==> run G <==
Design MatrixMultUnit, start of the top module:
module MatrixMultUnit(
  input wire reset_n                      ,  
  input wire clk                          ,
  input wire dut_valid                    , 
  output wire dut_ready                   ,
  output wire                           dut__tb__sram_input_write_enable  ,
  output wire [16-1 : 0     ]   dut__tb__sram_input_write_address ,
  output wire [32-1 : 0     ]   dut__tb__sram_input_write_data    ,
  output reg  [16-1 : 0     ]   dut__tb__sram_input_read_address  , 
  input  wire [32-1 : 0     ]   tb__dut__sram_input_read_data     ,     
  output wire                           dut__tb__sram_weight_write_enable  ,
  output wire [16-1 : 0     ]   dut__tb__sram_weight_write_address ,
  output wire [32-1 : 0     ]   dut__tb__sram_weight_write_data    ,
  output reg  [16-1 : 0     ]   dut__tb__sram_weight_read_address  , 
  input  wire [32-1 : 0     ]   tb__dut__sram_weight_read_data     ,     
  output wire                           dut__tb__sram_result_write_enable  ,
  output reg  [16-1 : 0     ]   dut__tb__sram_result_write_address ,
  output wire [32-1 : 0     ]   dut__tb__sram_result_write_data    ,
  output reg  [16-1 : 0     ]   dut__tb__sram_result_read_address  , 
  input  wire [32-1 : 0     ]   tb__dut__sram_result_read_data     ,    
  output wire                           dut__tb__sram_scratchpad_write_enable  ,
  output reg  [16-1 : 0     ]   dut__tb__sram_scratchpad_write_address ,
  output wire [32-1 : 0     ]   dut__tb__sram_scratchpad_write_data    ,
  output reg  [16-1 : 0     ]   dut__tb__sram_scratchpad_read_address  , 
  input  wire [32-1 : 0     ]   tb__dut__sram_scratchpad_read_data  
);
clock: 8.17 ns
lec_check: 0
cap_margin: 20
core_margin: 2
core_utilization: 40
setup_slack_margin: -0.2
slew_margin: 20
run.sh (not shown) runs the stock make flow with config.mk's settings and CLKGATE_MAP_FILE=.
==> run B (differences from run G) <==
Settings changed: CORE_UTILIZATION 40 to 66, CTS_CLUSTER_DIAMETER set to 231, SETUP_SLACK_MARGIN -0.2 to unset.
==> flow/constraint.sdc (replaced) <==
create_clock -name core_clock -period 6.7 [get_ports {clk}]
set_input_delay 1.3400 -clock core_clock [delete_from_list [all_inputs] [get_ports {clk}]]
set_output_delay 1.3400 -clock core_clock [all_outputs]
set_load 0.01 [all_outputs]
==> run C (differences from run G) <==
Settings changed: ABC_AREA set to 1, CORE_UTILIZATION 40 to 19, SETUP_SLACK_MARGIN -0.2 to unset, SLEW_MARGIN 20 to 35.
==> flow/constraint.sdc (replaced) <==
create_clock -name core_clock -period 10.0 [get_ports {clk}]
set_input_delay 2.0000 -clock core_clock [delete_from_list [all_inputs] [get_ports {clk}]]
set_output_delay 2.0000 -clock core_clock [all_outputs]
set_load 0.01 [all_outputs]
==> summary of the runs <==
- Run B completed, yet does not pass: setup timing. Run G passed the timing, design-rule and antenna checks. Run C produced a clean layout.
- Against run G, the fmax of run C is smaller by about 3.5%.
- Register-to-register slack, highest first: run C, run G, run B.
- In run C the sequential share of layout area is lower than in run G, by 1.2 points.
- Synthesized cell count is the same in run G and run B.


==> trial 51: inputs <==
MatrixMultUnit again, from the RTL that the note above started with.
clock: 10.0 ns
lec_check: 0
cap_margin: 20
core_margin: 5
core_utilization: 40
cts_cluster_diameter: 90
cts_cluster_size: 99
max_routing_layer: met4
slew_margin: 25
==> trial 10: changes against trial 51 <==
==> flow/config.mk (replaced) <==
export PLATFORM = sky130hd
export DESIGN_NAME = MatrixMultUnit
export DESIGN_NICKNAME = MatrixMultUnit
export VERILOG_FILES = /design/flow/design.v
export SDC_FILE = /design/flow/constraint.sdc
export NUM_CORES = 4
export LEC_CHECK = 0
export CAP_MARGIN = 20
export CORE_MARGIN = 2
export CORE_UTILIZATION = 68
export SLEW_MARGIN = 20
==> flow/constraint.sdc (replaced) <==
create_clock -name core_clock -period 8.17 [get_ports {clk}]
set_input_delay 1.6340 -clock core_clock [delete_from_list [all_inputs] [get_ports {clk}]]
set_output_delay 1.6340 -clock core_clock [all_outputs]
set_load 0.01 [all_outputs]
==> job_summary.md <==
### Flow metrics

| Metric | Value |
|---|---|
| Status | `complete, no violations` |
| Highest Signal Layer | `met4` |
| Largest stage delay, worst path | `790 ps` |
| Buffers, non-clock | `417` |
| Worst Path Required | `10500 ps` |
| Buffering overhead | `6.38%` |
| Detailed Route WL | `188000 microns` |
| Row cnt | `136` |
| Tool warnings | `55` |
| WP buf/inv | `6` |
| Design area | `0.0612 sq mm` |
| Achievable Freq | `126 MHz` |
| Worst-Margin Slew | `1120 ps` |
| Final Critical Period | `7920 ps` |
| Sequential cell area | `0.0104 sq mm` |
| WL met2 | `84600 microns` |
(the above is from trial 51)
==> job_summary.md <==
### Flow metrics

| Metric | Value |
|---|---|
| Status | `complete, no violations` |
| Buffers, non-clock | `442` |
| Sequential cell area | `0.0104 sq mm` |
| Worst Path Required | `8680 ps` |
| Row cnt | `104` |
| Highest Signal Layer | `met5` |
| Detailed Route WL | `181000 microns` |
| Worst-Margin Slew | `1220 ps` |
| Buffering overhead | `6.75%` |
| Largest stage delay, worst path | `970 ps` |
(the above is from trial 10)


==> trial 35 <==
MatrixMultUnit again, from the RTL that the note above started with.
clock: 6.59 ns
lec_check: 0
cap_margin: 15
core_margin: 2
core_utilization: 71
cts_cluster_size: 41
hold_slack_margin: -0.09
slew_margin: 20
==> inputs of build 23, as changes to trial 35 <==
Settings changed: CORE_UTILIZATION 71 to 68, CTS_CLUSTER_DIAMETER from default to 325, CTS_CLUSTER_SIZE 41 to default, HOLD_SLACK_MARGIN -0.09 to default, SETUP_SLACK_MARGIN from default to -0.64.
==> flow/constraint.sdc (replaced) <==
create_clock -name core_clock -period 6.65 [get_ports {clk}]
set_input_delay 1.3300 -clock core_clock [delete_from_list [all_inputs] [get_ports {clk}]]
set_output_delay 1.3300 -clock core_clock [all_outputs]
set_load 0.01 [all_outputs]
==> inputs of trial 97, as changes to trial 35 <==
Settings changed: CAP_MARGIN 15 to 20, CORE_UTILIZATION 71 to 59, CTS_CLUSTER_SIZE 41 to default, HOLD_SLACK_MARGIN -0.09 to default, SETUP_SLACK_MARGIN from default to -0.35, TNS_END_PERCENT from default to 5.
==> flow/constraint.sdc (replaced) <==
create_clock -name core_clock -period 4.39 [get_ports {clk}]
set_input_delay 0.8780 -clock core_clock [delete_from_list [all_inputs] [get_ports {clk}]]
set_output_delay 0.8780 -clock core_clock [all_outputs]
set_load 0.01 [all_outputs]
==> inputs of build 44, as changes to trial 35 <==
Settings changed: ABC_AREA from default to 1, CAP_MARGIN 15 to 5, CTS_CLUSTER_DIAMETER from default to 298, CTS_CLUSTER_SIZE 41 to 34, HOLD_SLACK_MARGIN -0.09 to default.
==> flow report <==
STA
----------------------------------------------
Setup slack after layout             -0.476 ns
# setup viols final                         23

SYNTH
----------------------------------------------
Library cells used by synthesis             95

RUN STATUS
----------------------------------------------
Result of the run                 finished with violations
Layout checks that failed         setup timing

-- figures above: build 23

==> flow report <==
SYNTH
----------------------------------------------
Library cells used by synthesis             73
Yosys stat cell total                     8101
Xor/xnor share                          0.0445

RUN STATUS
----------------------------------------------
Result of the run                 stopped before the end
Failed at                         global routing
Error                             [ERROR GRT-0232] Routing congestion too high. Check the congestion heatmap in the GUI.

FLOORPLAN
----------------------------------------------
Chip Area                           0.0839 mm2

PLACED DESIGN
----------------------------------------------
Placed inst area                    0.0630 mm2

-- figures above: build 44

==> flow report <==
STA
----------------------------------------------
Setup slack after layout              -2.70 ns
# setup viols final                        113

RUN STATUS
----------------------------------------------
Layout checks that failed         setup timing
Result of the run                 finished with violations

SYNTH
----------------------------------------------
Library cells used by synthesis             95

-- figures above: trial 97

==> flow report <==
RUN STATUS
----------------------------------------------
Layout checks that failed         setup timing
Result of the run                 finished with violations

SYNTH
----------------------------------------------
Library cells used by synthesis             95

STA
----------------------------------------------
# setup viols final                         31
Setup slack after layout             -0.889 ns

-- figures above: trial 35



==> v3 <==
MatrixMultUnit again, from the RTL that the note above started with.
## MatrixMultUnit
module MatrixMultUnit(
  input wire reset_n                      ,  
  input wire clk                          ,
  input wire dut_valid                    , 
  output wire dut_ready                   ,
  output wire                           dut__tb__sram_input_write_enable  ,
  output wire [16-1 : 0     ]   dut__tb__sram_input_write_address ,
  output wire [32-1 : 0     ]   dut__tb__sram_input_write_data    ,
  output reg  [16-1 : 0     ]   dut__tb__sram_input_read_address  , 
  input  wire [32-1 : 0     ]   tb__dut__sram_input_read_data     ,     
  output wire                           dut__tb__sram_weight_write_enable  ,
  output wire [16-1 : 0     ]   dut__tb__sram_weight_write_address ,
  output wire [32-1 : 0     ]   dut__tb__sram_weight_write_data    ,
  output reg  [16-1 : 0     ]   dut__tb__sram_weight_read_address  , 
  input  wire [32-1 : 0     ]   tb__dut__sram_weight_read_data     ,     
  output wire                           dut__tb__sram_result_write_enable  ,
  output reg  [16-1 : 0     ]   dut__tb__sram_result_write_address ,
  output wire [32-1 : 0     ]   dut__tb__sram_result_write_data    ,
  output reg  [16-1 : 0     ]   dut__tb__sram_result_read_address  , 
  input  wire [32-1 : 0     ]   tb__dut__sram_result_read_data     ,    
  output wire                           dut__tb__sram_scratchpad_write_enable  ,
  output reg  [16-1 : 0     ]   dut__tb__sram_scratchpad_write_address ,
  output wire [32-1 : 0     ]   dut__tb__sram_scratchpad_write_data    ,
  output reg  [16-1 : 0     ]   dut__tb__sram_scratchpad_read_address  , 
  input  wire [32-1 : 0     ]   tb__dut__sram_scratchpad_read_data  
);
clock: 6.3 ns
lec_check: 0
abc_area: 1
cap_margin: 20
core_margin: 2
core_utilization: 72
cts_cluster_diameter: 344
cts_cluster_size: 97
place_density: 0.41
setup_slack_margin: -0.62
slew_margin: 20
tns_end_percent: 5
==> v13: changes against v3 <==
Settings changed: ABC_AREA 1 to not set, CAP_MARGIN 20 to 15, CORE_UTILIZATION 72 to 71, CTS_CLUSTER_DIAMETER 344 to not set, CTS_CLUSTER_SIZE 97 to 41, PLACE_DENSITY 0.41 to not set, SETUP_SLACK_MARGIN -0.62 to 1.96, TNS_END_PERCENT 5 to not set.
==> flow/constraint.sdc (replaced) <==
create_clock -name core_clock -period 6.59 [get_ports {clk}]
set_input_delay 1.3180 -clock core_clock [delete_from_list [all_inputs] [get_ports {clk}]]
set_output_delay 1.3180 -clock core_clock [all_outputs]
set_load 0.01 [all_outputs]
==> CHANGELOG.md <==
### Physical design

- Outcome: failed layout checks
- List of failed layout checks: negative setup slack
- H-Tree Level Count: 2
- Compound-gate portion of the synthesized area: 0.149
- TritonCTS buffer count: 51
- Worst Slack Setup Final: -1390 ps
- Multiplexer share of the synthesized area: 0.0119
- Final setup viols: around 42
- Number of unique standard cell types used by synthesis: about 95
- Most frequent cells after synthesis: 1012 x nand2_1, 798 x inv_1, 555 x fa_1, 474 x ha_1, 442 x a21oi_1
- Post-synthesis average cell area: ~8.3 µm²
- Largest cells by area after synthesis: fa_1 20%, dfrtp_1 19%, ha_1 11%, nand2_1 6.8%, inv_1 5.4%
- Global-route track usage on met3: 0.175
- Gr usage total: 0.507
Source of the figures above: v13

==> CHANGELOG.md <==
### Metrics

- Compound-gate portion of the synthesized area: 0.118
- Terminating stage of the flow: 5_1_grt
- Post-synthesis average cell area: a little over 7 µm²
- Most frequent cells after synthesis: 2026 x nand2_1, 1507 x inv_1, 555 x fa_1, 508 x nor2_1, 474 x ha_1
- Largest cells by area after synthesis: fa_1 19%, dfrtp_1 18%, nand2_1 13%, ha_1 10%, inv_1 9.8%
- Multiplexer share of the synthesized area: 0
- H-Tree Level Count: 1
- TritonCTS buffer count: 8
- Global-route track usage on met3: 0.448
- Error Message: [ERROR GRT-0232] Routing congestion too high. Check the congestion heatmap in the GUI.
- Gr usage total: 0.665
- Outcome: stopped before the end
- Dominant comb cell: adder cells
Source of the figures above: v3



==> 07-16: inputs <==
MatrixMultUnit again, from the RTL that the note above started with.
make LEC_CHECK=0 ABC_AREA=0 CAP_MARGIN=20 CELL_PAD_IN_SITES_GLOBAL_PLACEMENT=2 CORE_ASPECT_RATIO=0.65 CORE_MARGIN=5 CORE_UTILIZATION=71 CTS_CLUSTER_DIAMETER=195 CTS_CLUSTER_SIZE=78 GPL_TIMING_DRIVEN=0 HOLD_SLACK_MARGIN=-0.07 MAX_ROUTING_LAYER=met4 SETUP_SLACK_MARGIN=-0.08 SLEW_MARGIN=20 finish   # period 10.0 ns
==> 04-14 (differences from 07-16) <==
==> flow/config.mk (replaced) <==
export PLATFORM = sky130hd
export DESIGN_NAME = MatrixMultUnit
export DESIGN_NICKNAME = MatrixMultUnit
export VERILOG_FILES = /design/flow/design.v
export SDC_FILE = /design/flow/constraint.sdc
export NUM_CORES = 4
export LEC_CHECK = 0
export ABC_AREA = 1
export CAP_MARGIN = 20
export CORE_MARGIN = 2
export CORE_UTILIZATION = 57
export CTS_CLUSTER_DIAMETER = 61
export CTS_CLUSTER_SIZE = 90
export GPL_ROUTABILITY_DRIVEN = 1
export MAX_ROUTING_LAYER = met4
export PLACE_DENSITY_LB_ADDON = 0.14
export SETUP_SLACK_MARGIN = 1.78
export SLEW_MARGIN = 20
export TNS_END_PERCENT = 100
==> flow/constraint.sdc (replaced) <==
create_clock -name core_clock -period 6.9 [get_ports {clk}]
set_input_delay 1.3800 -clock core_clock [delete_from_list [all_inputs] [get_ports {clk}]]
set_output_delay 1.3800 -clock core_clock [all_outputs]
set_load 0.01 [all_outputs]
==> 03-08 (differences from 07-16) <==
==> flow/config.mk (replaced) <==
export PLATFORM = sky130hd
export DESIGN_NAME = MatrixMultUnit
export DESIGN_NICKNAME = MatrixMultUnit
export VERILOG_FILES = /design/flow/design.v
export SDC_FILE = /design/flow/constraint.sdc
export NUM_CORES = 4
export LEC_CHECK = 0
export CAP_MARGIN = 20
export CORE_MARGIN = 2
export CORE_UTILIZATION = 40
export MAX_ROUTING_LAYER = met4
export SLEW_MARGIN = 25
==> design notes <==
The xor and xnor fraction of the mapped netlist area works out to 0.0445. Simple-gate share of the synthesized area: 0.227. The share of the yosys chip area belonging to registers is 0.179. The run gives 0.294 for the adder-cell share of the synthesized area.

Counting every instance in the synthesized netlist gives 8101. The area fraction in mux cells is 0. The mean area per synthesized cell works out to 7.15 um2. The effective utilization at floorplan is 0.577. The die is 323 um wide. The region available for standard cell placement spans 0.100 mm2. The area fraction in compound gates is 0.118, and the chip area from the yosys synthesis statistics is 0.0579 mm2.

Yosys mapped the design onto 73 distinct sky130hd cell types. The flow ran to the end and the layout has no timing, DRC or antenna violations. The commonest cells after synthesis are 2026 x nand2_1, 1507 x inv_1, 555 x fa_1, 508 x nor2_1, 474 x ha_1. The area fraction of the dominant cell type after synthesis is 0.192, and the standard-cell row count is 116.
the above is filed under 04-14

==> design notes <==
The logs give 0.187 for the share of the yosys chip area belonging to registers and 0.404 for the effective utilization at floorplan. The area fraction in compound gates works out to 0.149. The run finished with no timing, DRC or antenna violations. The simple-gate share of the synthesized area works out to 0.172. The chip area from the yosys synthesis statistics was 0.0555 mm2. With the area fraction of the dominant cell type after synthesis at 0.200, the post-synthesis cell type count is 95.

The die extent in x is 376 um. The commonest cells after synthesis are 1012 x nand2_1, 798 x inv_1, 555 x fa_1, 474 x ha_1, 442 x a21oi_1. A synthesized cell averages 8.32 um2.
the above is filed under 03-08

==> design notes <==
The run stopped with a tool error. The failing step was global placement without I/O (3_1_place_gp_skip_io). The tool reported: "[ERROR GPL-0301] Utilization 128.046 % exceeds 100%". The total area inside the core boundary comes to 0.0773 mm2.

The run gives 0.0555 mm2 for the chip area from the yosys synthesis statistics. For the share of the yosys chip area belonging to registers, the log shows 0.187. With the area fraction in mux cells at 0.0119, the die extent in x is 357 um.

The effective utilization at floorplan is 0.718. The initialized floorplan defines 82 standard-cell rows. Xor and xnor fraction of the mapped netlist area: 0.0759.

The simple-gate share of the synthesized area was 0.172; the area fraction of the dominant cell type after synthesis was 0.200.
the above is filed under 07-16

